===== design/flow/design.v =====
`timescale 1ns / 1ps
module mat_mul #
	(
        parameter integer DIM_LOG = 2,     
        parameter integer DIM = 2**DIM_LOG,
        parameter integer SIZE = DIM*DIM,
        parameter integer SIZE_LOG = 2*DIM_LOG,
        parameter integer DATA_WIDTH = 32
    )
    (
		input wire  s00_axi_aclk,
		input wire  s00_axi_aresetn,
		output wire  s00_axis_tready,
		input wire [DATA_WIDTH-1 : 0] s00_axis_tdata,
		input wire  s00_axis_tlast,
        input wire  s00_axis_tvalid,
		output wire  m00_axis_tvalid,
        output wire [DATA_WIDTH-1 : 0] m00_axis_tdata,
        output wire [(DATA_WIDTH/8)-1 : 0] m00_axis_tstrb,
        output wire  m00_axis_tlast,
        input wire  m00_axis_tready,
        input wire sel, 
        input wire start
    );
	reg busy;               
	reg item_done;          
	reg matrix_done;        
	reg start_transfer;     
	reg transfer;           
	reg last_transfer;      
	reg mac_enable;         
    reg [DATA_WIDTH-1 : 0] mem_A [0 : SIZE-1];  
    reg [DATA_WIDTH-1 : 0] mem_B [0 : SIZE-1];  
    reg [DATA_WIDTH-1 : 0] mem_R [0 : SIZE-1];  
    reg [DATA_WIDTH-1 : 0] mat_A;    
    reg [DATA_WIDTH-1 : 0] mat_B;    
    reg [DATA_WIDTH-1 : 0] mat_R;    
    reg [SIZE_LOG-1 : 0] addr_stream_in;     
    reg [SIZE_LOG-1 : 0] addr_stream_out;    
    wire [SIZE_LOG-1 : 0] addr_A;    
    wire [SIZE_LOG-1 : 0] addr_B;    
    reg [SIZE_LOG-1 : 0] addr_R;     
    reg [DIM_LOG-1 : 0] row_cnt;     
    reg [DIM_LOG-1 : 0] col_cnt;     
    reg [DIM_LOG-1 : 0] tmp_cnt;     
    wire [DATA_WIDTH-1 : 0] mad;     
    reg [DATA_WIDTH-1 : 0] mac;      
    assign s00_axis_tready = !busy  && s00_axis_tvalid ;  
    always @ (posedge s00_axi_aclk) begin
        if (!s00_axi_aresetn || s00_axis_tlast)
            addr_stream_in <= 0;
        else if (s00_axis_tready)  
            addr_stream_in <= addr_stream_in+1 ;  
    end
    always @ (posedge s00_axi_aclk) begin 
        if (s00_axis_tvalid && !sel && s00_axis_tready)  
            mem_A [addr_stream_in] <= s00_axis_tdata;
        if (busy)  
            mat_A <= mem_A [addr_A];
    end
    always @ (posedge s00_axi_aclk) begin
        if (s00_axis_tvalid && sel && s00_axis_tready)  
            mem_B [addr_stream_in] <= s00_axis_tdata;
        if (busy)  
            mat_B <= mem_B [addr_B];
    end
    assign m00_axis_tstrb = 4'hf;    
    assign m00_axis_tdata = mat_R;   
    assign m00_axis_tlast = last_transfer;   
    assign m00_axis_tvalid =  transfer; 
    always @ (posedge s00_axi_aclk) begin
        if (!s00_axi_aresetn || matrix_done)  
            addr_stream_out <= 0;
        else if ((m00_axis_tready && transfer  || start_transfer  ))  
            addr_stream_out <=   addr_stream_out + 1;  
    end
    always @ (posedge s00_axi_aclk) begin
        if (!s00_axi_aresetn)
            start_transfer <= 0;
        else
            start_transfer <= matrix_done; 
    end
    always @ (posedge s00_axi_aclk) begin
        if (!s00_axi_aresetn || (m00_axis_tlast && m00_axis_tvalid && m00_axis_tready))  
            transfer <= 0;
        else if (start_transfer)  
            transfer <= 1; 
    end
    always @ (posedge s00_axi_aclk) begin
        if (!s00_axi_aresetn)
            last_transfer <= 0;
        else if (m00_axis_tready && transfer || start_transfer)
            last_transfer <= (addr_stream_out == SIZE-1); 
    end
    always @ (posedge s00_axi_aclk) begin
        if (item_done)  
            mem_R [addr_R] <= mad ;  
        if (m00_axis_tready && transfer || start_transfer)  
            mat_R <= mem_R [addr_stream_out];
    end
    always @ (posedge s00_axi_aclk) begin
        if (!s00_axi_aresetn || matrix_done ) 
            busy <= 0;
        else if (start )  
            busy <= 1'b1;
    end
    always @ (posedge s00_axi_aclk) begin
        if (!s00_axi_aresetn)
            item_done <= 0;
        else
            item_done <= (tmp_cnt==DIM-1 && busy) ;  
    end
    always @ (posedge s00_axi_aclk) begin
        if (!s00_axi_aresetn)
            matrix_done <= 0;
        else
            matrix_done <= (row_cnt == DIM-1) && (col_cnt == DIM-1) && (tmp_cnt==DIM-1) ;  
    end
    always @ (posedge s00_axi_aclk) begin
        if (!s00_axi_aresetn || start || tmp_cnt == DIM)  
            tmp_cnt <= 0;
        else if (busy && !matrix_done)  
            tmp_cnt <= tmp_cnt + 1;
    end
    always @ (posedge s00_axi_aclk) begin
        if (!s00_axi_aresetn || start || col_cnt==DIM)  
            col_cnt <= 0;
        else if (busy && tmp_cnt==DIM-1)  
            col_cnt <= col_cnt + 1;
    end
    always @ (posedge s00_axi_aclk) begin
        if (!s00_axi_aresetn || start || row_cnt==DIM)  
            row_cnt <= 0;
        else if (busy && col_cnt == DIM-1 && tmp_cnt==DIM-1)  
            row_cnt <= row_cnt + 1;
    end
    assign addr_A = row_cnt * (DIM) + tmp_cnt;  
    assign addr_B = tmp_cnt * (DIM) + col_cnt;
    always @ (posedge s00_axi_aclk) begin
        if (!s00_axi_aresetn || start)
            addr_R <= 0;
        else if (busy && item_done)  
            addr_R <= addr_R + 1 ;  
    end
    assign mad = mat_A * mat_B + mac;
    always @ (posedge s00_axi_aclk) begin
       if (!s00_axi_aresetn || tmp_cnt==0 )  
           mac <= 0;
       else if (mac_enable)
           mac <= mad ;  
    end
    always @ (posedge s00_axi_aclk) begin
       if (!s00_axi_aresetn)
           mac_enable <= 0;
       else if (busy)
           mac_enable <= 1;  
    end
endmodule

===== design/flow/run.sh =====
#!/bin/bash
# the make line also repeats each setting of config.mk as NAME=value (left out here)
make -C /OpenROAD-flow-scripts/flow DESIGN_CONFIG=/design/flow/config.mk WORK_HOME=/design/flow/orfs CLKGATE_MAP_FILE= finish

===== design/flow/config.mk =====
export PLATFORM = sky130hd
export DESIGN_NAME = mat_mul
export DESIGN_NICKNAME = mat_mul
export VERILOG_FILES = /design/flow/design.v
export SDC_FILE = /design/flow/constraint.sdc
export NUM_CORES = 4
export LEC_CHECK = 0
export CAP_MARGIN = 35
export CELL_PAD_IN_SITES_GLOBAL_PLACEMENT = 2
export CORE_MARGIN = 2
export CORE_UTILIZATION = 18
export CTS_CLUSTER_DIAMETER = 263
export PLACE_DENSITY_LB_ADDON = 0.18
export SETUP_SLACK_MARGIN = 0.7
export SLEW_MARGIN = 20
export TNS_END_PERCENT = 45

===== design/flow/constraint.sdc =====
create_clock -name core_clock -period 8.46 [get_ports {s00_axi_aclk}]
set_input_delay 1.6920 -clock core_clock [delete_from_list [all_inputs] [get_ports {s00_axi_aclk}]]
set_output_delay 1.6920 -clock core_clock [all_outputs]
set_load 0.01 [all_outputs]

==> results of run 1 <==
## routing by layer
layer  track usage, %  vias up  part of all wire [%]
li1                 -    16800                     -
met5                0        -                0.0035
met1             15.0    21600                    45
met2             19.7      569                    50
met3             1.36      246                   2.9
met4             2.48        2                   2.0
## area by class of cell
class | instances | area share, %
sequential | 1689 | 52.1
multi-input combinational | 1992 | 28.3
tap | 5904 | 7.67
clock buffer | 254 | 5.51
timing repair buffer | 324 | 3.39
inverter | 511 | 1.99
clock inverter | 110 | 1.08
antenna | 4 | 0.0104
## per-stage QoR
step	setup WS, ns	util, %	instance area, um^2	instances
2_1_floorplan	1.00	-	79500	4409
3_3_place_gp	0.123	20.2	88900	10400
3_5_place_dp	0.123	20.2	89200	10400
4_1_cts	0.701	21.7	95900	10800
5_1_grt	0.683	21.9	96400	10800
6_report	0.986	21.9	96400	10800
## repair_timing
action                                  in CTS  in global routing
endpoints found under the setup margin      71                 89
cloned                                       0                  2
setup buffers                               20                 17
resized                                     19                 71
pin swaps                                    3                 26
hold endpoints to repair                     0                  0
==> results_dict.tcl, run 1 <==
# implementation run metrics
set metrics [dict create \
    r2r_end "mem_R[9][29]" \
    cp_num_cells 28 \
    worstHoldEndpoint "transfer" \
    port_buffers 73 \
    synth_top_cell_by_count "edfxtp_1" \
    crit_end "mem_R[9][29]" \
    track_usage_pct 11.3 \
    crit_path_start_kind "register" \
    area.combinational_um2 27200 \
    r2r_cells 28 \
    slew_viol_final 0 \
    cap_violations 0 \
    io_pins 78 \
    clk_latency_ns 0.92 \
    drc 0 \
    drt_iter0_drc 2372 \
    wl_per_cell_um 23.5 \
    die_x_um 669 \
    ys_sh_xor_pct 1.09 \
    finalHoldViolCount 0 \
    clock_skew_ns 0.0978 \
    maxSlewHeadroom_pct 37.5 \
    antenna_found_initial 29 \
    area_delta_synth_final_pct 21.2 \
    cp_max_fo 8 \
    outcome "complete, no violations" \
    synth.top_cells.by_count "edfxtp_1 (1,632), inv_1 (510), mux4_2 (480)" \
    fin_nets 5333 \
    tritoncts "yes" \
    firstDrtPassIters 5 \
    totalWireLength_um 254000 \
    worst-setup-path-type "reg -> reg" \
    crit_path_start "mat_B[0]" \
    ctsRootBufferMaster "clkbuf_16" \
    flop_area_um2 50200 \
    gp_congestion 0.698 \
    clk_pin_slew_worst_paths_ns 0.06 \
    mux_share_pct 14.0 \
    n_fill_cell 46200 \
    synth_flop_count 1689 \
    yosys.area.top_type "edfxtp_1" \
    edf_count 1632 \
    synthArstFlopShare_pct 0 \
    hold_path.class "reg -> reg" \
    fp.dieH_um 669 \
    synthCells 4406 \
    hold_start "last_transfer" \
    path_common_cell "fa_1" \
    path_buffers 11 \
    synth_area_um2 79500 \
    clock-sinks 1689 \
    warning_count 36 \
    fmax_mhz 134 \
    cts-hold-fix-buffers 0 \
    dp_hpwl_um 160000 \
    synth_warnings 1 \
    globalRoute.totalOverflow 0 \
    ys_sh_simple_pct 4.42 \
    coreArea_um2 441000 \
    critPathMaxStageDelay_ns 0.54 \
    critPathSlowestCell "fa_1" \
    fp_util_pct 18.0 \
    synth.distinct_cells 51 \
    path_delay_family "adder cells" \
    ant_nets 0 \
    endpoint_kind "register" \
    netlist_logic_family_top "multiplexers" \
    worst_slew_pin_slew_ns 0.938 \
    rsz0062_at_grt "true" \
    avgSynthCellArea_um2 18.0 \
    yosys_area_um2 79500 \
    cts_buffer_depth 4 \
    rows 244 \
    min_path_cells 1 \
    worstPathRequired_ns 9.05 \
    grt_pass1_wl_um 355000 \
    critPathArrivalTime_ns 8.07 \
    cts_max_level 4 \
    synth_seq_share_pct 63.1 \
    rrSetupSlack_ns 0.99 \
    ys_sh_aoi_pct 0.782 \
    finalSetupTns_ns 0 \
    fin_crit_sh_pct 88.3 \
    holdWs_ns 0.407 \
    setup_violations 0 \
    grt_max_degree 99 \
    cts_made_buffers 201 \
    via_per_inst 3.64 \
    synthAdderAreaFrac_pct 13.2 \
    grt_pass1_vias 44100 \
    yosys.area.top_type_share_pct 61.6 \
    ff_type "edfxtp_1" \
    die-area_um2 447000 \
    r2r_start "mat_B[0]" \
    ys_cells 4406 \
    fin_crit_ns 7.47 \
    vias 39300 \
    top_cells_by_area "edfxtp_1 (62%), mux4_2 (14%), fa_1 (11%)" \
]
==> run 2, diff against run 1 <==
Settings changed: CAP_MARGIN 35 to 20, CELL_PAD_IN_SITES_DETAIL_PLACEMENT set to 0, CELL_PAD_IN_SITES_GLOBAL_PLACEMENT 2 to 0, CORE_UTILIZATION 18 to 70, CTS_CLUSTER_DIAMETER 263 to unset, CTS_CLUSTER_SIZE set to 31, MAX_ROUTING_LAYER set to met5, PLACE_DENSITY_LB_ADDON 0.18 to 0.0, SETUP_SLACK_MARGIN 0.7 to 1.48, TNS_END_PERCENT 45 to unset.
Clock period 8.46 ns to 5.04 ns, I/O delays scaled along.
==> results_dict.tcl, run 2 <==
# implementation run metrics
set metrics [dict create \
    outcome "finished with violations" \
    failed_checks "negative setup slack" \
    coreArea_um2 112000 \
    grt_pass1_wl_um 328000 \
    crit_path_start_kind "register" \
    die_x_um 341 \
    netlist_logic_family_top "multiplexers" \
    ant_nets 0 \
    design_area_um2 91400 \
    fin_crit_sh_pct 143 \
    ys_cells 4406 \
    critPathArrivalTime_ns 7.76 \
    dp_worst_setup_slack_ns -2.26 \
    grt_max_degree 65 \
    r2r_end "mem_R[0][29]" \
    path_common_cell "fa_1" \
    rrSetupSlack_ns -2.16 \
    fin_crit_ns 7.20 \
    maxSlewHeadroom_pct 24.8 \
    synth_area_um2 79500 \
    tritoncts "yes" \
    cp_max_fo 16 \
    ys_sh_aoi_pct 0.782 \
    dp_hpwl_um 126000 \
    rsz0062_at_grt "true" \
    clk_latency_ns 0.83 \
    post-route-util_pct 81.3 \
    hold_path.class "reg -> reg" \
    synth.top_cells.by_count "edfxtp_1 (1,632), inv_1 (510), mux4_2 (480)" \
    worstHoldEndpoint "transfer" \
    worst-setup-path-type "reg -> reg" \
    setup_violations 408 \
    critPathSlowestCell "fa_1" \
    synth_warnings 1 \
    synth_seq_share_pct 63.1 \
    via_per_inst 6.77 \
    firstDrtPassIters 8 \
    cp_num_cells 27 \
    ctsRootBufferMaster "clkbuf_16" \
    synth_top_cell_by_count "edfxtp_1" \
    yosys.area.top_type_share_pct 61.6 \
    endpoint_kind "register" \
    io_pins 78 \
    placed_area_um2 85900 \
    antenna_found_initial 25 \
    fin_nets 5412 \
    fp_util_pct 70.7 \
    slew_viol_final 0 \
    finalHoldViolCount 0 \
    clk_pin_slew_worst_paths_ns 0.07 \
    clock_skew_ns 0.0807 \
    totalWireLength_um 225000 \
    yosys.area.top_type "edfxtp_1" \
    hold_start "transfer" \
    wl_per_cell_um 35.0 \
    die-area_um2 116000 \
    yosys_area_um2 79500 \
    cts_buffer_depth 3 \
    edf_count 1632 \
    synthAdderAreaFrac_pct 13.2 \
    cap_violations 0 \
    synth.distinct_cells 51 \
    synthCells 4406 \
    ff_type "edfxtp_1" \
    vias 43600 \
    synth_flop_count 1689 \
    globalRoute.totalOverflow 0 \
    grt_pass1_vias 47100 \
    critPathMaxStageDelay_ns 0.50 \
    fmax_mhz 139 \
    top_cells_by_area "edfxtp_1 (62%), mux4_2 (14%), fa_1 (11%)" \
    mux_share_pct 14.0 \
    worstPathRequired_ns 5.59 \
    fp.dieH_um 341 \
    n_fill_cell 5141 \
    crit_path_start "mat_A[6]" \
    area_delta_synth_final_pct 15.0 \
    gp_congestion 0.910 \
    crit_end "mem_R[0][29]" \
    r2r_start "mat_A[6]" \
    path_delay_family "adder cells" \
    drc 0 \
    cts_max_level 4 \
    rows 123 \
    path_buffers 11 \
    synthArstFlopShare_pct 0 \
    r2r_cells 27 \
    worst_slew_pin_slew_ns 1.13 \
    track_usage_pct 40.5 \
    avgSynthCellArea_um2 18.0 \
    fin_ws_ns -2.16 \
    cts-hold-fix-buffers 0 \
    clock-sinks 1689 \
    port_buffers 73 \
    drt_iter0_drc 5548 \
    cts_made_buffers 162 \
    ys_sh_simple_pct 4.42 \
    ys_sh_xor_pct 1.09 \
    min_path_cells 1 \
    warning_count 39 \
]
## run 2: through the flow
stage | TNS [ns] | cells | hold WS, ns
final | -692.63 | 6433 | 0.490
after floorplan | -494.87 | 4409 | 0.444
after detailed placement | -689.64 | 6109 | 0.474
after global routing | -762.56 | 6428 | 0.540
after CTS | -683.32 | 6422 | 0.487
after global placement | -668.07 | 6109 | 0.473
## run 2: per-layer routing
| metal | global-route usage (%) | wire, um |
|---|---|---|
| met1 | 50.9 | 72500 |
| met2 | 66.2 | 113000 |
| met3 | 9.44 | 24500 |
| met4 | 22.5 | 15100 |
| met5 | 0 | 179 |
## run 2: timing repair
item | 4_1_cts | 5_1_grt
setup buffers | 20 | 3
hold endpoints to repair | 0 | 0
pin swaps | 65 | 14
gates resized | 64 | 14
gates cloned | 1 | 0
endpoints found under the setup margin | 494 | 604
## run 2: final cells by class
cell class,instances,area [um^2],share of cell area [%]
sequential,1689,50200,54.9
multi-input combinational,1993,28100,30.7
timing repair buffer,441,4280,4.68
clock buffer,212,4270,4.67
inverter,511,1920,2.10
tap,1500,1880,2.05
clock inverter,80,783,0.857
antenna,7,17.5,0.0192
==> run 3, diff against run 2 <==
Settings changed: CORE_UTILIZATION 70 to 72, PLACE_DENSITY_LB_ADDON 0.0 to unset, SETUP_SLACK_MARGIN 1.48 to 0.54.
Clock period 5.04 ns to 7.24 ns, I/O delays scaled along.
==> results_dict.tcl, run 3 <==
# implementation run metrics
set metrics [dict create \
    critPathMaxStageDelay_ns 0.55 \
    warning_count 42 \
    antenna_found_initial 20 \
    synth_top_cell_by_count "edfxtp_1" \
    synthAdderAreaFrac_pct 13.2 \
    mux_share_pct 14.0 \
    cts_max_level 4 \
    path_delay_family "adder cells" \
    port_buffers 73 \
    cts_made_buffers 162 \
    yosys.area.top_type "edfxtp_1" \
    hold_path.class "reg -> reg" \
    drt_iter0_drc 7613 \
    rrSetupSlack_ns -0.11 \
    rsz0062_at_grt "true" \
    ctsRootBufferMaster "clkbuf_16" \
    ys_sh_aoi_pct 0.782 \
    clk_pin_slew_worst_paths_ns 0.08 \
    tritoncts "yes" \
    fmax_mhz 136 \
    cap_violations 0 \
    ys_sh_xor_pct 1.09 \
    ys_cells 4406 \
    coreArea_um2 109000 \
    placed_area_um2 83700 \
    synth_area_um2 79500 \
    crit_path_start_kind "register" \
    synth.distinct_cells 51 \
    synthArstFlopShare_pct 0 \
    clock-sinks 1689 \
    r2r_end "mem_R[1][31]" \
    r2r_start "mat_B[1]" \
    dp_worst_setup_slack_ns -0.0555 \
    die_x_um 336 \
    fin_crit_sh_pct 102 \
    critPathArrivalTime_ns 7.87 \
    worstPathRequired_ns 7.76 \
    failed_checks "negative setup slack" \
    design_area_um2 90300 \
    min_path_cells 1 \
    path_buffers 7 \
    fin_ws_ns -0.115 \
    worstHoldEndpoint "transfer" \
    cts_buffer_depth 3 \
    wl_per_cell_um 38.2 \
    grt_pass1_vias 47200 \
    slew_viol_final 0 \
    gp_congestion 0.890 \
    yosys.area.top_type_share_pct 61.6 \
    holdWs_ns 0.495 \
    yosys_area_um2 79500 \
    edf_count 1632 \
    outcome "finished with violations" \
    clk_latency_ns 0.81 \
    via_per_inst 7.18 \
    area_delta_synth_final_pct 13.6 \
    synthCells 4406 \
    cp_max_fo 12 \
    setup_violations 60 \
    worst-setup-path-type "reg -> reg" \
    critPathSlowestCell "fa_1" \
    cp_num_cells 24 \
    fin_nets 5327 \
    hold_start "last_transfer" \
    globalRoute.totalOverflow 0 \
    totalWireLength_um 242000 \
    ff_type "edfxtp_1" \
    fp.dieH_um 336 \
    rows 121 \
    crit_path_start "mat_B[1]" \
    finalHoldViolCount 0 \
    crit_chain "buf_4, buf_8, buf_4, nand2_1, fa_1, fa_1, inv_1, fa_1, inv_1, fa_1, inv_1, fa_1, inv_1, fa_1, fa_1, fa_2, xnor2_2, xnor2_1, xnor2_1, xnor2_1, xnor2_1, xnor3_2, a21o_4, and2_4" \
    ant_nets 0 \
    firstDrtPassIters 8 \
    synth.top_cells.by_count "edfxtp_1 (1,632), inv_1 (510), mux4_2 (480)" \
    ys_sh_simple_pct 4.42 \
    crit_end "mem_R[1][31]" \
    netlist_logic_family_top "multiplexers" \
    die-area_um2 113000 \
    synth_flop_count 1689 \
    vias 45500 \
    synth_warnings 1 \
    synth_seq_share_pct 63.1 \
    r2r_cells 24 \
    path_common_cell "fa_1" \
    io_pins 78 \
    track_usage_pct 43.1 \
    drc 0 \
    maxSlewHeadroom_pct 20.8 \
    worst_slew_pin_slew_ns 1.18 \
    grt_max_degree 110 \
    fin_crit_ns 7.35 \
    endpoint_kind "register" \
    top_cells_by_area "edfxtp_1 (62%), mux4_2 (14%), fa_1 (11%)" \
    clock_skew_ns 0.0602 \
    dp_hpwl_um 120000 \
    fp_util_pct 72.8 \
    cts-hold-fix-buffers 0 \
    avgSynthCellArea_um2 18.0 \
    grt_pass1_wl_um 336000 \
]
## run 3: timing repair
item,in CTS,in global routing
pin swaps,22,56
resized,67,108
cloned,7,3
setup endpoints to repair,240,340
buffers inserted,33,33
## run 3: cell type report
type | instances | area, um^2
flip-flops and latches | 1689 | 50200
multi-input cells | 1995 | 27700
fillers | 4744 | 18800
clock buffers | 189 | 4190
repair buffers | 354 | 3400
inverters | 511 | 1920
well taps | 1476 | 1850
clock inverters | 109 | 1060
diodes | 7 | 17.5
## run 3: metal layers
layer	vias up	wire [um]	GRT usage, %
li1	16700	-	-
met1	23000	73600	55.0
met2	4559	117000	68.2
met3	1128	31600	10.9
met4	28	18900	25.6
met5	-	227	0
## run 3: per-stage QoR
step / TNS, ns / cells / utilization, %
floorplan: 0 / 4409 / -
global placement: 0 / 5945 / 76.6
detailed placement: -1.49 / 5945 / 76.6
CTS: 0 / 6283 / 82.1
global route: -23.09 / 6325 / 82.7
finish: -3.16 / 6330 / 82.8
==> run 4, diff against run 3 <==
Settings changed: CELL_PAD_IN_SITES_DETAIL_PLACEMENT 0 to unset, CELL_PAD_IN_SITES_GLOBAL_PLACEMENT 0 to unset, CORE_UTILIZATION 72 to 40, CTS_CLUSTER_SIZE 31 to unset, MAX_ROUTING_LAYER met5 to unset, PLACE_DENSITY set to 0.6, SETUP_SLACK_MARGIN 0.54 to 1.09.
Clock period 7.24 ns to 9.07 ns, I/O delays scaled along.
==> results_dict.tcl, run 4 <==
# implementation run metrics
set metrics [dict create \
    outcome "complete, no violations" \
    warning_count 37 \
    area_delta_synth_final_pct 13.4 \
    ys_sh_xor_pct 1.09 \
    synthArstFlopShare_pct 0 \
    track_usage_pct 19.2 \
    clock_skew_ns 0.0614 \
    path_delay_family "adder cells" \
    vias 39200 \
    synth.top_cells.by_count "edfxtp_1 (1,632), inv_1 (510), mux4_2 (480)" \
    wl_per_cell_um 25.9 \
    maxSlewHeadroom_pct 27.4 \
    via_per_inst 5.29 \
    cap_violations 0 \
    drt_iter0_drc 3534 \
    crit_path_start_kind "register" \
    cts_made_buffers 174 \
    clock-sinks 1689 \
    yosys.area.top_type_share_pct 61.6 \
    worstPathRequired_ns 9.78 \
    fin_crit_sh_pct 84.5 \
    cts_max_level 4 \
    yosys_area_um2 79500 \
    totalWireLength_um 192000 \
    hold_start "last_transfer" \
    gp_congestion 0.820 \
    critPathSlowestCell "edfxtp_1" \
    grt_pass1_vias 41800 \
    crit_path_start "mat_A[4]" \
    die-area_um2 202000 \
    tritoncts "yes" \
    ys_sh_aoi_pct 0.782 \
    post-route-util_pct 45.7 \
    port_buffers 73 \
    drc 0 \
    cp_max_fo 17 \
    worst-setup-path-type "reg -> reg" \
    critPathArrivalTime_ns 8.37 \
    r2r_cells 24 \
    ys_cells 4406 \
    synth.distinct_cells 51 \
    rsz0062_at_grt "false" \
    globalRoute.totalOverflow 0 \
    path_common_cell "fa_1" \
    netlist_logic_family_top "multiplexers" \
    n_fill_cell 17000 \
    synthAdderAreaFrac_pct 13.2 \
    yosys.area.top_type "edfxtp_1" \
    avgSynthCellArea_um2 18.0 \
    worst_slew_pin_slew_ns 1.09 \
    clk_latency_ns 0.84 \
    crit_chain "buf_4, nand2_1, fa_1, fa_1, fa_1, fa_1, inv_1, fa_1, fa_1, fa_1, inv_1, fa_1, inv_1, ha_1, a21o_1, a21o_1, a21o_1, a21oi_1, nor2b_1, a211o_1, a31oi_1, xnor2_1, buf_4, a41o_1" \
    grt_pass1_wl_um 283000 \
    ctsRootBufferMaster "clkbuf_16" \
    synth_seq_share_pct 63.1 \
    fin_crit_ns 7.66 \
    edf_count 1632 \
    top_cells_by_area "edfxtp_1 (62%), mux4_2 (14%), fa_1 (11%)" \
    finalHoldViolCount 0 \
    synthCells 4406 \
    grt_max_degree 111 \
    hold_path.class "reg -> reg" \
    antenna_found_initial 18 \
    crit_end "mac[30]" \
    rrSetupSlack_ns 1.41 \
    synth_warnings 1 \
    mux_share_pct 14.0 \
    critPathMaxStageDelay_ns 0.80 \
    fp.dieH_um 450 \
    ff_type "edfxtp_1" \
    clk_pin_slew_worst_paths_ns 0.06 \
    dp_hpwl_um 114000 \
    cts-hold-fix-buffers 0 \
    finalSetupTns_ns 0 \
    r2r_end "mac[30]" \
    synth_top_cell_by_count "edfxtp_1" \
    r2r_start "mat_A[4]" \
    worstHoldEndpoint "last_transfer" \
    fin_nets 5240 \
    min_path_cells 2 \
    path_buffers 5 \
    slew_viol_final 0 \
    ant_nets 0 \
    coreArea_um2 197000 \
    die_x_um 450 \
    rows 163 \
    fmax_mhz 130 \
    synth_flop_count 1689 \
    setup_violations 0 \
    fp_util_pct 40.3 \
    firstDrtPassIters 7 \
    ys_sh_simple_pct 4.42 \
    io_pins 78 \
    synth_area_um2 79500 \
    cp_num_cells 24 \
    endpoint_kind "register" \
    cts_buffer_depth 3 \
]
==> run 4: layer usage <==
metal / vias to the layer above / routed length (um) / GRT usage [%]
met1: 21300 / 79900 / 26.0
met4: 2 / 5200 / 5.32
li1: 16600 / - / -
met3: 258 / 11100 / 3.43
met2: 1078 / 96000 / 32.0
met5: - / 16 / 0
==> run 4: cell type report <==
| class | count | area (um^2) | share of cell area, % |
|---|---|---|---|
| diodes | 6 | 15.0 | 0.0166 |
| clock buffers | 216 | 4580 | 5.08 |
| clock inverters | 95 | 975 | 1.08 |
| inverters | 511 | 1920 | 2.13 |
| multi-input cells | 1992 | 27000 | 29.9 |
| repair buffers | 258 | 2230 | 2.47 |
| well taps | 2640 | 3300 | 3.66 |
| flip-flops and latches | 1689 | 50200 | 55.6 |
==> run 4: what timing repair did <==
| item | CTS | global route |
|---|---|---|
| pin swaps | 0 | 2 |
| gates resized | 3 | 6 |
| endpoints found under the setup margin | 34 | 42 |
| buffers inserted | 34 | 22 |
==> run 4: stage by stage <==
| step | instance area, um^2 | worst slack (ns) | std cells | hold WS, ns |
|---|---|---|---|---|
| finish | 90200 | 1.41 | 7407 | 0.480 |
| detailed placement | 84100 | 0.703 | 7034 | 0.474 |
| global placement | 84100 | 0.741 | 7034 | 0.460 |
| CTS | 90000 | 1.11 | 7379 | 0.483 |
| global route | 90200 | 1.11 | 7403 | 0.522 |
| floorplan | 79500 | 1.61 | 4409 | 0.444 |
==> run 5, diff against run 4 <==
Settings changed: ABC_AREA set to 0, CORE_UTILIZATION 40 to 72, CTS_CLUSTER_SIZE set to 43, PLACE_DENSITY 0.6 to 0.95, SETUP_SLACK_MARGIN 1.09 to -0.44.
Clock period 9.07 ns to 6.2 ns, I/O delays scaled along.
==> results_dict.tcl, run 5 <==
# flow metrics
set metrics [dict create \
    outcome "aborted with a tool error" \
    stop_stage "5_1_grt" \
    error "[ERROR GRT-0116] Global routing finished with congestion. Check the congestion regions in the DRC Viewer." \
    track_usage_pct 79.7 \
    mux_share_pct 14.0 \
    die_x_um 336 \
    yosys.area.top_type_share_pct 61.6 \
    synthAdderAreaFrac_pct 13.2 \
    cts_made_buffers 159 \
    synth.top_cells.by_count "edfxtp_1 (1,632), inv_1 (510), mux4_2 (480)" \
    ys_sh_aoi_pct 0.782 \
    ctsRootBufferMaster "clkbuf_16" \
    rows 121 \
    synthCells 4406 \
    top_cells_by_area "edfxtp_1 (62%), mux4_2 (14%), fa_1 (11%)" \
    synthArstFlopShare_pct 0 \
    synth.distinct_cells 51 \
    netlist_logic_family_top "multiplexers" \
    synth_top_cell_by_count "edfxtp_1" \
    synth_warnings 1 \
    placed_area_um2 84600 \
    synth_seq_share_pct 63.1 \
    cts_buffer_depth 3 \
    yosys_area_um2 79500 \
    ys_sh_xor_pct 1.09 \
    gp_congestion 0.920 \
    io_pins 78 \
    port_buffers 73 \
    synth_flop_count 1689 \
    edf_count 1632 \
    coreArea_um2 109000 \
    fp_util_pct 72.8 \
    synth_area_um2 79500 \
    fp.dieH_um 336 \
    ys_sh_simple_pct 4.42 \
    cts_max_level 4 \
    ys_cells 4406 \
    avgSynthCellArea_um2 18.0 \
    clock-sinks 1689 \
    ff_type "edfxtp_1" \
    globalRoute.totalOverflow 1640 \
    dp_worst_setup_slack_ns -1.53 \
    cts-hold-fix-buffers 0 \
    die-area_um2 113000 \
    yosys.area.top_type "edfxtp_1" \
    dp_hpwl_um 156000 \
]
run 5: metal layers:
metal | overflow | GRT usage, %
met1 | 146 | 79.9
met5 | 14 | 50.8
met4 | 452 | 75.2
met3 | 117 | 68.3
met2 | 911 | 93.2
run 5: what timing repair did:
item,CTS
endpoints found under the setup margin,374
buffers inserted,34
gates cloned,1
pin swaps,28
resized,106
run 5: through the flow:
| step | setup TNS, ns | cells | util, % |
|---|---|---|---|
| after floorplan | -113.20 | 4409 | - |
| after global placement | -223.32 | 6046 | 77.5 |
| after detailed placement | -344.64 | 6046 | 77.5 |
| after CTS | -358.97 | 6361 | 82.9 |
==> run 6, diff against run 5 <==
Settings changed: CORE_ASPECT_RATIO set to 0.54, CTS_CLUSTER_SIZE 43 to 23, PLACE_DENSITY 0.95 to unset, PLACE_DENSITY_LB_ADDON set to 0.06, SETUP_SLACK_MARGIN -0.44 to 1.5.
Clock period 6.2 ns to 5.04 ns, I/O delays scaled along.
==> results_dict.tcl, run 6 <==
# implementation run metrics
set metrics [dict create \
    fmax_mhz 129 \
    critPathMaxStageDelay_ns 0.59 \
    gp_congestion 0.956 \
    track_usage_pct 43.2 \
    yosys_area_um2 79500 \
    ff_type "edfxtp_1" \
    cp_num_cells 27 \
    coreArea_um2 109000 \
    drt_iter0_drc 8765 \
    finalHoldViolCount 0 \
    io_pins 78 \
    clock-sinks 1689 \
    area_delta_synth_final_pct 16.2 \
    ys_sh_aoi_pct 0.782 \
    clk_latency_ns 0.86 \
    grt_pass1_wl_um 339000 \
    ant_nets 0 \
    r2r_cells 27 \
    synth.distinct_cells 51 \
    synthArstFlopShare_pct 0 \
    endpoint_kind "register" \
    slew_viol_final 0 \
    rows 89 \
    antenna_found_initial 8 \
    placed_area_um2 85600 \
    rrSetupSlack_ns -2.70 \
    grt_pass1_vias 48500 \
    cts_max_level 4 \
    grt_max_degree 83 \
    die_x_um 456 \
    yosys.area.top_type_share_pct 61.6 \
    vias 46800 \
    ctsRootBufferMaster "clkbuf_16" \
    netlist_logic_family_top "multiplexers" \
    clock_skew_ns 0.0786 \
    synthAdderAreaFrac_pct 13.2 \
    via_per_inst 7.27 \
    fin_ws_ns -2.70 \
    ys_cells 4406 \
    synth_area_um2 79500 \
    r2r_start "mat_A[6]" \
    maxSlewHeadroom_pct 24.2 \
    min_path_cells 1 \
    hold_path.class "reg -> reg" \
    critPathSlowestCell "fa_1" \
    firstDrtPassIters 9 \
    cp_max_fo 11 \
    fin_crit_sh_pct 153 \
    ys_sh_simple_pct 4.42 \
    avgSynthCellArea_um2 18.0 \
    worstHoldEndpoint "transfer" \
    worstPathRequired_ns 5.75 \
    synth_top_cell_by_count "edfxtp_1" \
    holdWs_ns 0.498 \
    warning_count 37 \
    synthCells 4406 \
    path_common_cell "fa_1" \
    worst_slew_pin_slew_ns 1.14 \
    critPathArrivalTime_ns 8.44 \
    tritoncts "yes" \
    cap_violations 0 \
    cts_buffer_depth 3 \
    clk_pin_slew_worst_paths_ns 0.07 \
    cts_made_buffers 141 \
    port_buffers 73 \
    setup_violations 408 \
    fp_util_pct 72.7 \
    ys_sh_xor_pct 1.09 \
    cts-hold-fix-buffers 0 \
    outcome "finished with violations" \
    fp.dieH_um 248 \
    crit_path_start "mat_A[6]" \
    synth.top_cells.by_count "edfxtp_1 (1,632), inv_1 (510), mux4_2 (480)" \
    hold_start "last_transfer" \
    synth_seq_share_pct 63.1 \
    crit_end "mac[30]" \
    r2r_end "mac[30]" \
    design_area_um2 92400 \
    synth_warnings 1 \
    globalRoute.totalOverflow 0 \
    drc 0 \
    crit_path_start_kind "register" \
    finalSetupTns_ns -831.75 \
    path_delay_family "adder cells" \
    die-area_um2 113000 \
    dp_hpwl_um 133000 \
    fin_nets 5475 \
    rsz0062_at_grt "true" \
    totalWireLength_um 247000 \
    failed_checks "negative setup slack" \
    wl_per_cell_um 38.4 \
    yosys.area.top_type "edfxtp_1" \
    fin_crit_ns 7.74 \
    top_cells_by_area "edfxtp_1 (62%), mux4_2 (14%), fa_1 (11%)" \
    mux_share_pct 14.0 \
    synth_flop_count 1689 \
    path_buffers 9 \
    edf_count 1632 \
    worst-setup-path-type "reg -> reg" \
]
==> run 6: layer usage <==
metal | track usage, % | share of wire [%] | vias to the layer above
li1 | - | - | 17000
met1 | 59.7 | 32 | 23500
met2 | 62.9 | 44 | 5045
met3 | 16.3 | 18 | 1215
met4 | 19.4 | 6.3 | 12
met5 | 0.499 | 0.056 | -
==> run 6: cell type report <==
| type | instances | area (um^2) |
|---|---|---|
| Multi-Input combinational cell | 1996 | 28600 |
| Clock inverter | 84 | 966 |
| Inverter | 511 | 1920 |
| Antenna cell | 7 | 17.5 |
| Clock buffer | 172 | 3660 |
| Fill cell | 4449 | 17000 |
| Timing Repair Buffer | 522 | 5210 |
| Tap cell | 1456 | 1820 |
| Sequential cell | 1689 | 50200 |
==> run 6: timing repair <==
action,4_1_cts,5_1_grt
cloned,8,3
pin swaps,70,82
resized,153,131
endpoints found under the setup margin,493,493
setup buffers,62,36
==> run 6: per-stage QoR <==
stage	util (%)	setup slack [ns]	cells
after detailed placement	78.3	-2.56	6064
final	84.5	-2.70	6437
after global placement	78.3	-2.29	6064
after floorplan	-	-1.93	4409
after CTS	83.7	-2.16	6390
after global routing	84.5	-2.73	6431
==> run 7, diff against run 6 <==
Settings changed: ABC_AREA 0 to unset, CAP_MARGIN 20 to 0, CORE_ASPECT_RATIO 0.54 to unset, CTS_CLUSTER_SIZE 23 to 40, PLACE_DENSITY set to 0.4, PLACE_DENSITY_LB_ADDON 0.06 to unset, SETUP_SLACK_MARGIN 1.5 to unset.
Clock period 5.04 ns to 6.5 ns, I/O delays scaled along.
==> results_dict.tcl, run 7 <==
# implementation run metrics
set metrics [dict create \
    top_layer_used "met5" \
    totalWireLength_um 239000 \
    worstPathRequired_ns 7.03 \
    ys_cells 4406 \
    ys_sh_xor_pct 1.09 \
    tritoncts "yes" \
    min_path_cells 1 \
    synthCells 4406 \
    fin_crit_sh_pct 113 \
    dr_wl_met2_um 116000 \
    hold_path.class "reg -> reg" \
    placed_area_um2 84900 \
    critPathSlowestCell "fa_1" \
    ys_sh_aoi_pct 0.782 \
    path_buffers 8 \
    fp_util_pct 72.8 \
    fp.dieH_um 336 \
    track_usage_pct 44.4 \
    yosys.area.top_type_share_pct 61.6 \
    drt-met1-wl_um 72600 \
    fin_ws_ns -0.863 \
    synth.top_cells.by_count "edfxtp_1 (1,632), inv_1 (510), mux4_2 (480)" \
    drt_iter0_drc 6941 \
    ys_sh_simple_pct 4.42 \
    r2r_cells 25 \
    synthArstFlopShare_pct 0 \
    yosys_area_um2 79500 \
    endpoint_kind "register" \
    synth_warnings 1 \
    synthAdderAreaFrac_pct 13.2 \
    avgSynthCellArea_um2 18.0 \
    design_area_um2 90600 \
    fin_nets 5388 \
    port_buffers 73 \
    mux_share_pct 14.0 \
    path_common_cell "fa_1" \
    via_per_inst 7.05 \
    vias 45000 \
    path_delay_family "adder cells" \
    critPathMaxStageDelay_ns 0.58 \
    edf_count 1632 \
    met3_length_um 30500 \
    r2r_end "mem_R[3][31]" \
    finalSetupTns_ns -136.57 \
    grt_pass1_wl_um 345000 \
    r2r_start "mat_A[10]" \
    gp_congestion 0.888 \
    cp_num_cells 25 \
    cts_max_level 4 \
    rows 121 \
    finalHoldViolCount 0 \
    firstDrtPassIters 13 \
    crit_end "mem_R[3][31]" \
    ff_type "edfxtp_1" \
    die_x_um 336 \
    cap_violations 0 \
    grt_max_degree 96 \
    clk_latency_ns 0.80 \
    synth_seq_share_pct 63.1 \
    coreArea_um2 109000 \
    crit_path_start_kind "register" \
    rrSetupSlack_ns -0.86 \
    cts_buffer_depth 3 \
    wl_per_cell_um 37.4 \
    n_fill_cell 4558 \
    netlist_logic_family_top "multiplexers" \
    critPathArrivalTime_ns 7.90 \
    clock-sinks 1689 \
    setup_violations 323 \
    crit_path_start "mat_A[10]" \
    worstHoldEndpoint "transfer" \
    top_cells_by_area "edfxtp_1 (62%), mux4_2 (14%), fa_1 (11%)" \
    drc 0 \
    warning_count 40 \
    maxSlewHeadroom_pct 22.5 \
    clock_skew_ns 0.0483 \
    antenna_found_initial 24 \
    synth_top_cell_by_count "edfxtp_1" \
    dp_hpwl_um 123000 \
    failed_checks "negative setup slack" \
    io_pins 78 \
    cts-hold-fix-buffers 0 \
    ant_nets 0 \
    globalRoute.totalOverflow 0 \
    cts_made_buffers 161 \
    area_delta_synth_final_pct 13.9 \
    synth.distinct_cells 51 \
    slew_viol_final 0 \
    fmax_mhz 136 \
    hold_start "last_transfer" \
    synth_area_um2 79500 \
    worst-setup-path-type "reg -> reg" \
    yosys.area.top_type "edfxtp_1" \
    fin_crit_ns 7.36 \
    rsz0062_at_grt "true" \
    die-area_um2 113000 \
    outcome "finished with violations" \
    grt_pass1_vias 47900 \
    cp_max_fo 8 \
    synth_flop_count 1689 \
    worst_slew_pin_slew_ns 1.16 \
    clk_pin_slew_worst_paths_ns 0.07 \
    ctsRootBufferMaster "clkbuf_16" \
]
-- run 7: per-layer routing --
layer	global-route usage, %	up-vias
li1	-	16900
met2	69.7	4135
met3	12.1	1123
met4	29.2	30
met5	0	-
met1	55.1	22900
-- run 7: cell type report --
| cell class | instances | area, um^2 | area share [%] |
|---|---|---|---|
| Inverter | 511 | 1920 | 2.12 |
| Antenna cell | 8 | 20.0 | 0.0221 |
| Timing Repair Buffer | 416 | 3790 | 4.19 |
| Sequential cell | 1689 | 50200 | 55.4 |
| Clock buffer | 212 | 4290 | 4.74 |
| Multi-Input combinational cell | 1995 | 27700 | 30.6 |
| Tap cell | 1476 | 1850 | 2.04 |
| Clock inverter | 83 | 807 | 0.891 |
-- run 7: what timing repair did --
| item | 4_1_cts | 5_1_grt |
|---|---|---|
| gates cloned | 3 | 0 |
| pin swaps | 69 | 26 |
| gates resized | 70 | 16 |
| hold endpoints to repair | 0 | 0 |
| setup buffers | 22 | 2 |
| setup endpoints to repair | 323 | 340 |
-- run 7: through the flow --
step                      setup WS [ns]  instances  util [%]  hold WS, ns
final                            -0.863       6390      83.0        0.470
after global routing              -1.04       6384      82.9        0.490
after CTS                        -0.703       6380      83.0        0.475
after detailed placement         -0.759       6060      77.8        0.472
after global placement           -0.692       6060      77.8        0.468
after floorplan                  -0.469       4409         -        0.444
==> run 8, diff against run 7 <==
Settings changed: ABC_AREA set to 1, CAP_MARGIN 0 to 15, CELL_PAD_IN_SITES_DETAIL_PLACEMENT set to 2, CELL_PAD_IN_SITES_GLOBAL_PLACEMENT set to 1, CORE_ASPECT_RATIO set to 0.92, CORE_UTILIZATION 72 to 45, CTS_CLUSTER_SIZE 40 to 47, GPL_TIMING_DRIVEN set to 0, MAX_ROUTING_LAYER set to met4, PLACE_DENSITY 0.4 to unset, PLACE_DENSITY_LB_ADDON set to 0.08, SETUP_SLACK_MARGIN set to -0.6, SLEW_MARGIN 20 to 15.
Clock period 6.5 ns to 11.3 ns, I/O delays scaled along.
==> results_dict.tcl, run 8 <==
# implementation run metrics
set metrics [dict create \
    outcome "complete, no violations" \
    port_buffers 73 \
    critPathSlowestCell "buf_1" \
    min_path_cells 2 \
    worstPathRequired_ns 11.79 \
    totalWireLength_um 364000 \
    edf_count 1632 \
    cp_max_fo 16 \
    area_delta_synth_final_pct 14.3 \
    crit_path_start "mat_A[3]" \
    track_usage_pct 38.4 \
    fp_util_pct 45.4 \
    dp_worst_setup_slack_ns 1.98 \
    avgSynthCellArea_um2 12.2 \
    slew_viol_final 0 \
    die_x_um 450 \
    clk_pin_slew_worst_paths_ns 0.07 \
    critPathArrivalTime_ns 10.05 \
    fin_crit_sh_pct 84.6 \
    dr_wl_met2_um 175000 \
    r2r_end "mem_R[9][31]" \
    ant_nets 0 \
    ys_sh_simple_pct 8.62 \
    drt_iter0_drc 7997 \
    cts-hold-fix-buffers 0 \
    firstDrtPassIters 5 \
    critPathMaxStageDelay_ns 1.03 \
    cts_resized 0 \
    worst-setup-path-type "reg -> reg" \
    synth_flop_count 1689 \
    synthCells 6764 \
    ys_sh_xor_pct 0.434 \
    maxSlewHeadroom_pct 12.6 \
    io_pins 78 \
    crit_chain "clkbuf_1, buf_1, nand2_1, fa_1, fa_1, fa_1, fa_1, inv_1, ha_1, inv_1, fa_1, fa_1, fa_1, inv_1, ha_1, a21oi_1, o21ai_0, a31oi_1, o2111ai_1, nor2_1, nand3_1, nand2_1" \
    grt_max_degree 63 \
    yosys.area.top_type_share_pct 59.4 \
    yosys.area.top_type "edfxtp_1" \
    vias 61700 \
    cap_violations 0 \
    fin_nets 7721 \
    dp_hpwl_um 238000 \
    ys_cells 6764 \
    synthAdderAreaFrac_pct 12.7 \
    setup_violations 0 \
    fin_ws_ns 1.74 \
    worst_slew_pin_slew_ns 1.31 \
    tritoncts "yes" \
    mux_share_pct 2.28 \
    synth.top_cells.by_count "edfxtp_1 (1,632), inv_1 (912), nand2_1 (840)" \
    hold_path.class "reg -> reg" \
    top_cells_by_area "edfxtp_1 (59%), fa_1 (11%), inv_1 (4.1%)" \
    rrSetupSlack_ns 1.74 \
    synth.distinct_cells 48 \
    ys_sh_aoi_pct 8.86 \
    path_buffers 5 \
    cp_num_cells 22 \
    fmax_mhz 105 \
    netlist_logic_family_top "adder cells" \
    crit_end "mem_R[9][31]" \
    finalHoldViolCount 0 \
    grt_pass1_wl_um 497000 \
    synth_area_um2 82500 \
    r2r_start "mat_A[3]" \
    synth_warnings 1 \
    via_per_inst 6.36 \
    grt_pass1_vias 67200 \
    drc 0 \
    gp_congestion 0.902 \
    crit_path_start_kind "register" \
    path_common_cell "fa_1" \
    hold_start "mac[2]" \
    finalSetupTns_ns 0 \
    endpoint_kind "register" \
    synth_seq_share_pct 60.8 \
    wl_per_cell_um 37.6 \
    cts_buffer_depth 3 \
    clock_skew_ns 0.0821 \
    worstHoldEndpoint "mac[2]" \
    clock-sinks 1689 \
    synth_top_cell_by_count "edfxtp_1" \
    cts_made_buffers 176 \
    warning_count 34 \
    top_layer_used "met4" \
    globalRoute.totalOverflow 0 \
    coreArea_um2 182000 \
    clk_latency_ns 0.87 \
    ctsRootBufferMaster "clkbuf_16" \
    path_delay_family "adder cells" \
    yosys_area_um2 82500 \
    met3_length_um 31300 \
    drt-met1-wl_um 135000 \
    ff_type "edfxtp_1" \
    cts_max_level 4 \
    rows 150 \
    fp.dieH_um 415 \
    synthArstFlopShare_pct 0 \
    antenna_found_initial 19 \
    fin_crit_ns 9.56 \
    die-area_um2 187000 \
    postCtsSetupRepairBufs 0 \
    rsz0062_at_grt "false" \
    r2r_cells 22 \
]
-- run 8: layout make-up --
cell class              count  area (um^2)
flip-flops and latches   1689        50200
fillers                 17400        87500
repair buffers            162         2460
clock inverters            90         1000
plain buffers             418         1760
multi-input cells        3735        27700
diodes                     18         45.0
well taps                2432         3040
inverters                 925         3470
clock buffers             228         4720
-- run 8: metal layers --
metal  vias to the layer above  track usage [%]
met4                         0             18.8
met3                      1177             6.95
li1                      24100                -
met5                         -                -
met1                     32400             46.6
met2                      3992             62.0
-- run 8: through the flow --
| stage | instances | util (%) | cell area [um^2] | hold slack, ns |
|---|---|---|---|---|
| final | 9697 | 51.9 | 94400 | 0.523 |
| after global routing | 9696 | 51.9 | 94400 | 0.561 |
| after CTS | 9676 | 51.9 | 94300 | 0.523 |
| after detailed placement | 9358 | 48.7 | 88600 | 0.487 |
| after global placement | 9272 | 47.5 | 86300 | 0.455 |
| after floorplan | 6767 | - | 82500 | 0.421 |
==> run 9, diff against run 8 <==
Settings changed: CELL_PAD_IN_SITES_DETAIL_PLACEMENT 2 to 1, GPL_ROUTABILITY_DRIVEN set to 0, GPL_TIMING_DRIVEN 0 to 1.
==> results_dict.tcl, run 9 <==
# implementation run metrics
set metrics [dict create \
    path_delay_family "adder cells" \
    cts-hold-fix-buffers 0 \
    synth_flop_count 1689 \
    synth_top_cell_by_count "edfxtp_1" \
    edf_count 1632 \
    antenna_found_initial 6 \
    finalSetupTns_ns 0 \
    cp_num_cells 25 \
    rrSetupSlack_ns 3.17 \
    critPathMaxStageDelay_ns 0.90 \
    yosys_area_um2 82500 \
    ant_nets 0 \
    cts_max_level 4 \
    min_path_cells 2 \
    grt_pass1_wl_um 365000 \
    outcome "complete, no violations" \
    synthArstFlopShare_pct 0 \
    postCtsSetupRepairBufs 0 \
    ys_sh_aoi_pct 8.86 \
    totalWireLength_um 244000 \
    fin_crit_ns 8.13 \
    cts_made_buffers 175 \
    r2r_start "mat_B[0]" \
    setup_violations 0 \
    synth.top_cells.by_count "edfxtp_1 (1,632), inv_1 (912), nand2_1 (840)" \
    coreArea_um2 182000 \
    drt_iter0_drc 4192 \
    drc 0 \
    clk_latency_ns 0.84 \
    cp_max_fo 19 \
    fp.dieH_um 415 \
    die-area_um2 187000 \
    synth_seq_share_pct 60.8 \
    crit_end "mem_R[5][26]" \
    globalRoute.totalOverflow 0 \
    worstHoldEndpoint "mac[0]" \
    hold_start "mac[0]" \
    track_usage_pct 27.0 \
    synthAdderAreaFrac_pct 12.7 \
    mux_share_pct 2.28 \
    critPathArrivalTime_ns 8.57 \
    fp_util_pct 45.4 \
    endpoint_kind "register" \
    r2r_end "mem_R[5][26]" \
    yosys.area.top_type "edfxtp_1" \
    synth_area_um2 82500 \
    synth.distinct_cells 48 \
    grt_util_met1_pct 35.6 \
    ys_sh_simple_pct 8.62 \
    met3_usage_pct 3.13 \
    crit_path_start_kind "register" \
    top_cells_by_area "edfxtp_1 (59%), fa_1 (11%), inv_1 (4.1%)" \
    synth_warnings 1 \
    fin_nets 7353 \
    yosys.area.top_type_share_pct 59.4 \
    fin_crit_sh_pct 71.9 \
    cap_violations 0 \
    grt_max_degree 205 \
    holdWs_ns 0.477 \
    path_buffers 9 \
    dp_hpwl_um 145000 \
    r2r_cells 25 \
    via_per_inst 5.64 \
    clk_pin_slew_worst_paths_ns 0.06 \
    maxSlewHeadroom_pct 17.0 \
    clock_skew_ns 0.0607 \
    worstPathRequired_ns 11.74 \
    io_pins 78 \
    port_buffers 73 \
    critPathSlowestCell "xor2_1" \
    ys_sh_xor_pct 0.434 \
    worst-setup-path-type "reg -> reg" \
    netlist_logic_family_top "adder cells" \
    grt_util_met2_pct 45.0 \
    fmax_mhz 123 \
    cts_buffer_depth 3 \
    die_x_um 450 \
    cts_resized 0 \
    crit_path_start "mat_B[0]" \
    wl_per_cell_um 26.2 \
    firstDrtPassIters 5 \
    finalHoldViolCount 0 \
    synthCells 6764 \
    area_delta_synth_final_pct 10.9 \
    busiest_layer "met2" \
    vias 52500 \
    rsz0062_at_grt "false" \
    ff_type "edfxtp_1" \
    grt_pass1_vias 55600 \
    hold_path.class "reg -> reg" \
    worst_slew_pin_slew_ns 1.24 \
    rows 150 \
    clock-sinks 1689 \
    avgSynthCellArea_um2 12.2 \
    tritoncts "yes" \
    warning_count 48 \
    ys_cells 6764 \
    slew_viol_final 0 \
    ctsRootBufferMaster "clkbuf_16" \
]
==> run 9: through the flow <==
| step | cells | setup WS [ns] | utilization, % | instance area [um^2] |
|---|---|---|---|---|
| global placement | 8994 | 3.04 | 47.3 | 86100 |
| CTS | 9304 | 3.00 | 50.3 | 91500 |
| detailed placement | 8994 | 3.00 | 47.3 | 86100 |
| floorplan | 6767 | 4.27 | - | 82500 |
| finish | 9310 | 3.17 | 50.3 | 91500 |
| global route | 9307 | 2.73 | 50.3 | 91500 |
==> run 9: area by class of cell <==
type / instances / area [um^2]
clock buffer: 223 / 4640
antenna: 6 / 15.0
clock inverter: 87 / 796
inverter: 925 / 3490
tap: 2432 / 3040
fill: 18300 / 90300
timing repair buffer: 213 / 1760
multi-input combinational: 3735 / 27600
sequential: 1689 / 50200
==> run 9: per-layer routing <==
metal	share of wire, %	wire, um	up-vias
met5	0	0	-
met3	4.1	10100	308
li1	-	-	23300
met4	2.2	5290	0
met2	50	123000	1139
met1	43	106000	27700
==> run 10, diff against run 9 <==
Settings changed: ABC_AREA 1 to unset, CAP_MARGIN 15 to 20, CELL_PAD_IN_SITES_DETAIL_PLACEMENT 1 to unset, CELL_PAD_IN_SITES_GLOBAL_PLACEMENT 1 to unset, CORE_ASPECT_RATIO 0.92 to unset, CORE_UTILIZATION 45 to 64, CTS_CLUSTER_SIZE 47 to unset, GPL_ROUTABILITY_DRIVEN 0 to unset, GPL_TIMING_DRIVEN 1 to unset, MAX_ROUTING_LAYER met4 to unset, PLACE_DENSITY_LB_ADDON 0.08 to unset, SETUP_SLACK_MARGIN -0.6 to unset, SLEW_MARGIN 15 to 20.
Clock period 11.3 ns to 5.04 ns, I/O delays scaled along.
==> results_dict.tcl, run 10 <==
# implementation run metrics
set metrics [dict create \
    min_path_cells 1 \
    grt_pass1_wl_um 284000 \
    ys_cells 4406 \
    ctsRootBufferMaster "clkbuf_16" \
    fin_ws_ns -2.14 \
    coreArea_um2 123000 \
    cap_violations 0 \
    avgSynthCellArea_um2 18.0 \
    clk_latency_ns 0.80 \
    r2r_cells 27 \
    gp_congestion 0.881 \
    met3_usage_pct 5.29 \
    grt_util_met2_pct 51.1 \
    synth_warnings 1 \
    crit_path_start "mat_B[5]" \
    synthCells 4406 \
    post-route-util_pct 74.5 \
    endpoint_kind "register" \
    worst_slew_pin_slew_ns 1.10 \
    path_common_cell "fa_1" \
    outcome "finished with violations" \
    slew_viol_final 0 \
    synthArstFlopShare_pct 0 \
    netlist_logic_family_top "multiplexers" \
    synth_flop_count 1689 \
    fp.dieH_um 356 \
    maxSlewHeadroom_pct 26.3 \
    cp_num_cells 27 \
    synth_area_um2 79500 \
    n_fill_cell 7349 \
    top_cells_by_area "edfxtp_1 (62%), mux4_2 (14%), fa_1 (11%)" \
    r2r_start "mat_B[5]" \
    dp_hpwl_um 119000 \
    fin_crit_sh_pct 143 \
    io_pins 78 \
    yosys.area.top_type_share_pct 61.6 \
    warning_count 39 \
    critPathArrivalTime_ns 7.71 \
    worstHoldEndpoint "transfer" \
    placed_cells 6260 \
    globalRoute.totalOverflow 0 \
    ff_type "edfxtp_1" \
    track_usage_pct 31.4 \
    setup_violations 408 \
    area_delta_synth_final_pct 15.6 \
    path_delay_family "adder cells" \
    crit_end "mem_R[7][31]" \
    ant_nets 0 \
    clk_pin_slew_worst_paths_ns 0.06 \
    ys_sh_xor_pct 1.09 \
    hold_path.class "reg -> reg" \
    firstDrtPassIters 5 \
    fp_util_pct 64.4 \
    totalWireLength_um 191000 \
    rrSetupSlack_ns -2.14 \
    synth_top_cell_by_count "edfxtp_1" \
    grt_max_degree 69 \
    yosys_area_um2 79500 \
    critPathMaxStageDelay_ns 0.55 \
    rows 129 \
    fin_crit_ns 7.18 \
    cp_max_fo 8 \
    wl_per_cell_um 28.9 \
    synth.distinct_cells 51 \
    drt_iter0_drc 4229 \
    area.combinational_um2 27900 \
    finalSetupTns_ns -659.91 \
    worstPathRequired_ns 5.56 \
    rsz0062_at_grt "true" \
    holdWs_ns 0.473 \
    cts_made_buffers 165 \
    clock_skew_ns 0.0573 \
    port_buffers 73 \
    synthAdderAreaFrac_pct 13.2 \
    cts_buffer_depth 3 \
    fin_nets 5437 \
    hold_start "last_transfer" \
    synth.top_cells.by_count "edfxtp_1 (1,632), inv_1 (510), mux4_2 (480)" \
    die-area_um2 127000 \
    final-instance-count-excl-fill 6601 \
    cts_max_level 4 \
    ys_sh_aoi_pct 0.782 \
    path_buffers 9 \
    drc 0 \
    die_x_um 356 \
    busiest_layer "met2" \
    clock-sinks 1689 \
    r2r_end "mem_R[7][31]" \
    flop_area_um2 50200 \
    worst-setup-path-type "reg -> reg" \
    cts-hold-fix-buffers 0 \
    yosys.area.top_type "edfxtp_1" \
    crit_path_start_kind "register" \
    vias 40600 \
    critPathSlowestCell "fa_1" \
    via_per_inst 6.16 \
    tritoncts "yes" \
    finalHoldViolCount 0 \
    failed_checks "negative setup slack" \
    grt_util_met1_pct 44.5 \
    edf_count 1632 \
    ys_sh_simple_pct 4.42 \
    grt_pass1_vias 42500 \
    mux_share_pct 14.0 \
    synth_seq_share_pct 63.1 \
    fmax_mhz 139 \
    antenna_found_initial 15 \
]
run 10: what timing repair did:
item                       in CTS  in global routing
pin swaps                      34                 34
cloned                          3                  3
gates resized                  72                 36
setup endpoints to repair     408                425
buffers inserted               20                  9
run 10: final cells by class:
cell class,instances,share of cell area [%]
Clock buffer,207,4.72
Antenna cell,3,0.00817
Sequential cell,1689,54.6
Multi-Input combinational cell,1995,30.3
Clock inverter,98,0.987
Inverter,511,2.09
Tap cell,1637,2.23
Timing Repair Buffer,461,5.08
run 10: metal layers:
layer / up-vias / wire (um) / share of wire, %
met3: 328 / 15100 / 7.9
li1: 17000 / - / -
met4: 10 / 5920 / 3.1
met2: 1764 / 96100 / 50
met1: 21600 / 73800 / 39
met5: - / 72 / 0.038
run 10: through the flow:
| step | setup WS, ns | cell area (um^2) |
|---|---|---|
| 2_1_floorplan | -1.93 | 80200 |
| 6_report | -2.14 | 91900 |
| 5_1_grt | -2.36 | 91900 |
| 4_1_cts | -2.12 | 91700 |
| 3_3_place_gp | -2.16 | 85900 |
| 3_5_place_dp | -2.25 | 85900 |
==> run 11, diff against run 10 <==
Settings changed: CORE_UTILIZATION 64 to 40, PLACE_DENSITY set to 0.6.
Clock period 5.04 ns to 10.0 ns, I/O delays scaled along.
==> results_dict.tcl, run 11 <==
# implementation run metrics
set metrics [dict create \
    outcome "complete, no violations" \
    port_buffers 73 \
    synth_area_um2 79500 \
    critPathArrivalTime_ns 9.48 \
    totalWireLength_um 189000 \
    hold_path.class "reg -> reg" \
    clock-sinks 1689 \
    clock_skew_ns 0.0948 \
    crit_end "mem_R[2][31]" \
    rows 163 \
    placed_area_um2 84000 \
    finalHoldViolCount 0 \
    fmax_mhz 112 \
    cts_max_level 4 \
    slew_viol_final 0 \
    critPathSlowestCell "edfxtp_1" \
    ff_type "edfxtp_1" \
    critPathMaxStageDelay_ns 1.05 \
    io_pins 78 \
    grt_pass1_wl_um 279000 \
    drt_iter0_drc 3437 \
    crit_chain "nand2_1, fa_1, fa_1, inv_1, fa_1, inv_1, fa_1, inv_1, fa_1, inv_1, fa_1, fa_1, fa_1, inv_1, ha_1, a21oi_1, o21ai_0, a22oi_1, o211ai_1, a2111oi_0, o21ai_0, nand3_1, and2_1" \
    fin_nets 5184 \
    grt_max_degree 64 \
    dp_hpwl_um 113000 \
    cts_buffer_depth 3 \
    avgSynthCellArea_um2 18.0 \
    area_delta_synth_final_pct 12.8 \
    synth.distinct_cells 51 \
    synthArstFlopShare_pct 0 \
    path_buffers 5 \
    path_delay_family "adder cells" \
    ctsRootBufferMaster "clkbuf_16" \
    ys_sh_simple_pct 4.42 \
    maxSlewHeadroom_pct 28.6 \
    track_usage_pct 18.9 \
    die_x_um 450 \
    drc 0 \
    r2r_end "mem_R[2][31]" \
    cap_violations 0 \
    firstDrtPassIters 5 \
    cts-hold-fix-buffers 0 \
    ys_cells 4406 \
    via_per_inst 5.30 \
    gp_congestion 0.824 \
    worstPathRequired_ns 10.55 \
    worst-setup-path-type "reg -> reg" \
    antenna_found_initial 21 \
    worst_slew_pin_slew_ns 1.04 \
    warning_count 35 \
    synthAdderAreaFrac_pct 13.2 \
    die-area_um2 202000 \
    synthCells 4406 \
    tritoncts "yes" \
    synth_flop_count 1689 \
    globalRoute.totalOverflow 0 \
    netlist_logic_family_top "multiplexers" \
    endpoint_kind "register" \
    yosys.area.top_type "edfxtp_1" \
    worstHoldEndpoint "mac_enable" \
    postCtsSetupRepairBufs 0 \
    finalSetupTns_ns 0 \
    synth_seq_share_pct 63.1 \
    crit_path_start "mat_B[2]" \
    design_area_um2 89700 \
    vias 39000 \
    wl_per_cell_um 25.7 \
    synth_warnings 1 \
    rsz0062_at_grt "false" \
    cts_made_buffers 175 \
    synth.top_cells.by_count "edfxtp_1 (1,632), inv_1 (510), mux4_2 (480)" \
    path_common_cell "fa_1" \
    grt_pass1_vias 41400 \
    fp_util_pct 40.3 \
    min_path_cells 1 \
    mux_share_pct 14.0 \
    edf_count 1632 \
    ant_nets 0 \
    clk_pin_slew_worst_paths_ns 0.06 \
    synth_top_cell_by_count "edfxtp_1" \
    r2r_cells 23 \
    top_cells_by_area "edfxtp_1 (62%), mux4_2 (14%), fa_1 (11%)" \
    fin_crit_sh_pct 89.3 \
    coreArea_um2 197000 \
    fin_crit_ns 8.93 \
    rrSetupSlack_ns 1.07 \
    cts_resized 0 \
    yosys.area.top_type_share_pct 61.6 \
    clk_latency_ns 0.87 \
    cp_max_fo 30 \
    fp.dieH_um 450 \
    ys_sh_xor_pct 1.09 \
    crit_path_start_kind "register" \
    yosys_area_um2 79500 \
    ys_sh_aoi_pct 0.782 \
    r2r_start "mat_B[2]" \
    hold_start "mac_enable" \
    cp_num_cells 23 \
    setup_violations 0 \
]
-- run 11: metrics by stage --
| stage | hold WS (ns) | cells | setup WS [ns] | utilization [%] |
|---|---|---|---|---|
| 2_1_floorplan | 0.444 | 4409 | 2.54 | - |
| 3_5_place_dp | 0.466 | 7031 | 0.988 | 42.6 |
| 3_3_place_gp | 0.459 | 7031 | 1.03 | 42.6 |
| 5_1_grt | 0.518 | 7355 | 0.680 | 45.4 |
| 6_report | 0.482 | 7360 | 1.07 | 45.4 |
| 4_1_cts | 0.480 | 7350 | 0.946 | 45.4 |
-- run 11: routing by layer --
layer / global-route usage (%) / routed length, um
met1: 26.2 / 80100
met2: 31.1 / 94400
met3: 3.06 / 9940
met4: 5.00 / 4360
met5: 0 / 13
-- run 11: cell type report --
type                    instances  area (um^2)
diodes                          8         20.0
clock buffers                 230         4690
clock inverters                89          978
fillers                     17100       108000
inverters                     511         1920
multi-input cells            1992        27000
flip-flops and latches       1689        50200
well taps                    2640         3300
repair buffers                201         1600
